Design axi_gpio_expanded, start of the top module:
module axi_gpio_expanded
#(
    parameter C_ALL_INPUTS        = 0,             
    parameter C_ALL_OUTPUTS       = 0,             
    parameter C_GPIO_WIDTH        = 32,            
    parameter C_DOUT_DEFAULT      = 32'h00000000,  
    parameter C_TRI_DEFAULT       = 32'hFFFFFFFF,  
    parameter C_IS_DUAL           = 1,             
    parameter C_ALL_INPUTS_2      = 0,             
    parameter C_ALL_OUTPUTS_2     = 0,             
    parameter C_GPIO2_WIDTH       = 32,            
    parameter C_DOUT_DEFAULT_2    = 32'h00000000,  
    parameter C_TRI_DEFAULT_2     = 32'hFFFFFFFF,  
    parameter C_INTERRUPT_PRESENT = 1              
)
(
    input logic ACLK,     
    input logic ARESETn,  
    input  logic              [8:2] AWADDR,    
    input  logic              [2:0] AWPROT,    
    input  logic                    AWVALID,   
    output logic                    AWREADY,   
    input  logic             [31:0] WDATA,   
    input  logic              [3:0] WSTRB,   
    input  logic                    WVALID,  
    output logic                    WREADY,  
    output logic              [1:0] BRESP,   
    output logic                    BVALID,  
    input  logic                    BREADY,  
    input  logic              [8:2] ARADDR,    
    input  logic              [2:0] ARPROT,    
    input  logic                    ARVALID,   
    output logic                    ARREADY,   
    output logic             [31:0] RDATA,   
    output logic              [1:0] RRESP,   
    output logic                    RVALID,  
    input  logic                    RREADY,  
    output logic ip2intc_irpt,                    
    input  logic  [C_GPIO_WIDTH-1:0] gpio_io_i,   
    output logic  [C_GPIO_WIDTH-1:0] gpio_io_o,   
    output logic  [C_GPIO_WIDTH-1:0] gpio_io_t,   
    input  logic [C_GPIO2_WIDTH-1:0] gpio2_io_i,  
    output logic [C_GPIO2_WIDTH-1:0] gpio2_io_o,  
    output logic [C_GPIO2_WIDTH-1:0] gpio2_io_t   
);
clock: 1.73 ns
lec_check: 0
abc_area: 0
cap_margin: 20
cell_pad_in_sites_detail_placement: 0
cell_pad_in_sites_global_placement: 0
core_aspect_ratio: 1.01
core_margin: 2
core_utilization: 70
cts_cluster_size: 33
gpl_routability_driven: 1
gpl_timing_driven: 1
max_routing_layer: met5
slew_margin: 20
run.sh (not shown) runs the stock make flow with config.mk's settings and CLKGATE_MAP_FILE=.
The first run failed in clock tree synthesis on DPL-0038.
Change:
ABC_AREA = unset   (was 0)
CELL_PAD_IN_SITES_DETAIL_PLACEMENT = unset   (was 0)
CELL_PAD_IN_SITES_GLOBAL_PLACEMENT = unset   (was 0)
CORE_ASPECT_RATIO = unset   (was 1.01)
CORE_UTILIZATION = 65   (was 70)
GPL_ROUTABILITY_DRIVEN = unset   (was 1)
GPL_TIMING_DRIVEN = unset   (was 1)
MAX_ROUTING_LAYER = unset   (was met5)
clock period = 1.69 ns   (was 1.73 ns; I/O delays follow)
=> The new run died in global routing with DPL-0038; synthesized area does not change; die size increases by 7.4%; synthesized cell count stays the same.
Change:
CORE_UTILIZATION = 40   (was 65)
CTS_CLUSTER_SIZE = unset   (was 33)
clock period = 5.0 ns   (was 1.69 ns; I/O delays follow)
The changed run completed with no timing, DRC or antenna violations.
Synthesized area does not change.
Die area increases by 60%.
Synthesized cell count is unchanged.
Change:
clock period = 5.28 ns   (was 5.0 ns; I/O delays follow)
After rerunning: Clock power is lower by about 6%. Core utilization is about the same. Setup slack gets better by 0.21 ns. Area after synthesis does not change. Power is lower by 5.3%.
Change:
CORE_UTILIZATION = 66   (was 40)
CTS_CLUSTER_SIZE = 62   (was unset)
clock period = 4.09 ns   (was 5.28 ns; I/O delays follow)
Outcome: Cell area went down slightly. Count of clock-buffer cells in the layout went down by 6. Critical path depth is unchanged.
Change:
CORE_UTILIZATION = 68   (was 66)
CTS_CLUSTER_SIZE = 20   (was 62)
clock period = 1.99 ns   (was 4.09 ns; I/O delays follow)
Now the flow stopped in global routing with GRT-0116.
Area after synthesis stays the same.
Die size went down by a few percent.
Synthesized cell count does not change.

========
Starting RTL as in the previous note.
==> flow/config.mk <==
export PLATFORM = sky130hd
export DESIGN_NAME = axi_gpio_expanded
export DESIGN_NICKNAME = axi_gpio_expanded
export VERILOG_FILES = /design/flow/design.v
export SDC_FILE = /design/flow/constraint.sdc
export NUM_CORES = 4
export LEC_CHECK = 0
export CAP_MARGIN = 20
export CORE_MARGIN = 2
export CORE_UTILIZATION = 72
export CTS_CLUSTER_DIAMETER = 231
export CTS_CLUSTER_SIZE = 45
export PLACE_DENSITY_LB_ADDON = 0.19
export SETUP_SLACK_MARGIN = 0.81
export SLEW_MARGIN = 20
export TNS_END_PERCENT = 5
==> flow/constraint.sdc <==
create_clock -name core_clock -period 2.72 [get_ports {ACLK}]
set_input_delay 0.5440 -clock core_clock [delete_from_list [all_inputs] [get_ports {ACLK}]]
set_output_delay 0.5440 -clock core_clock [all_outputs]
set_load 0.01 [all_outputs]
The starting point never finished: it broke off in global placement (3_3_place_gp) with FLW-0024.
Change:
Settings changed: CORE_UTILIZATION 72 to 61, CTS_CLUSTER_DIAMETER 231 to default, CTS_CLUSTER_SIZE 45 to default, PLACE_DENSITY_LB_ADDON 0.19 to default, SETUP_SLACK_MARGIN 0.81 to -0.13, TNS_END_PERCENT 5 to default.
Clock period 2.72 ns to 1.69 ns, I/O delays scaled along.
This time the run reached the layout checks and failed them: setup timing.
Die area grows by about a fifth.
Area after synthesis is unchanged.
Synthesized cell count does not change.
No activity file was given, so power comes from the tool's default toggle rates.
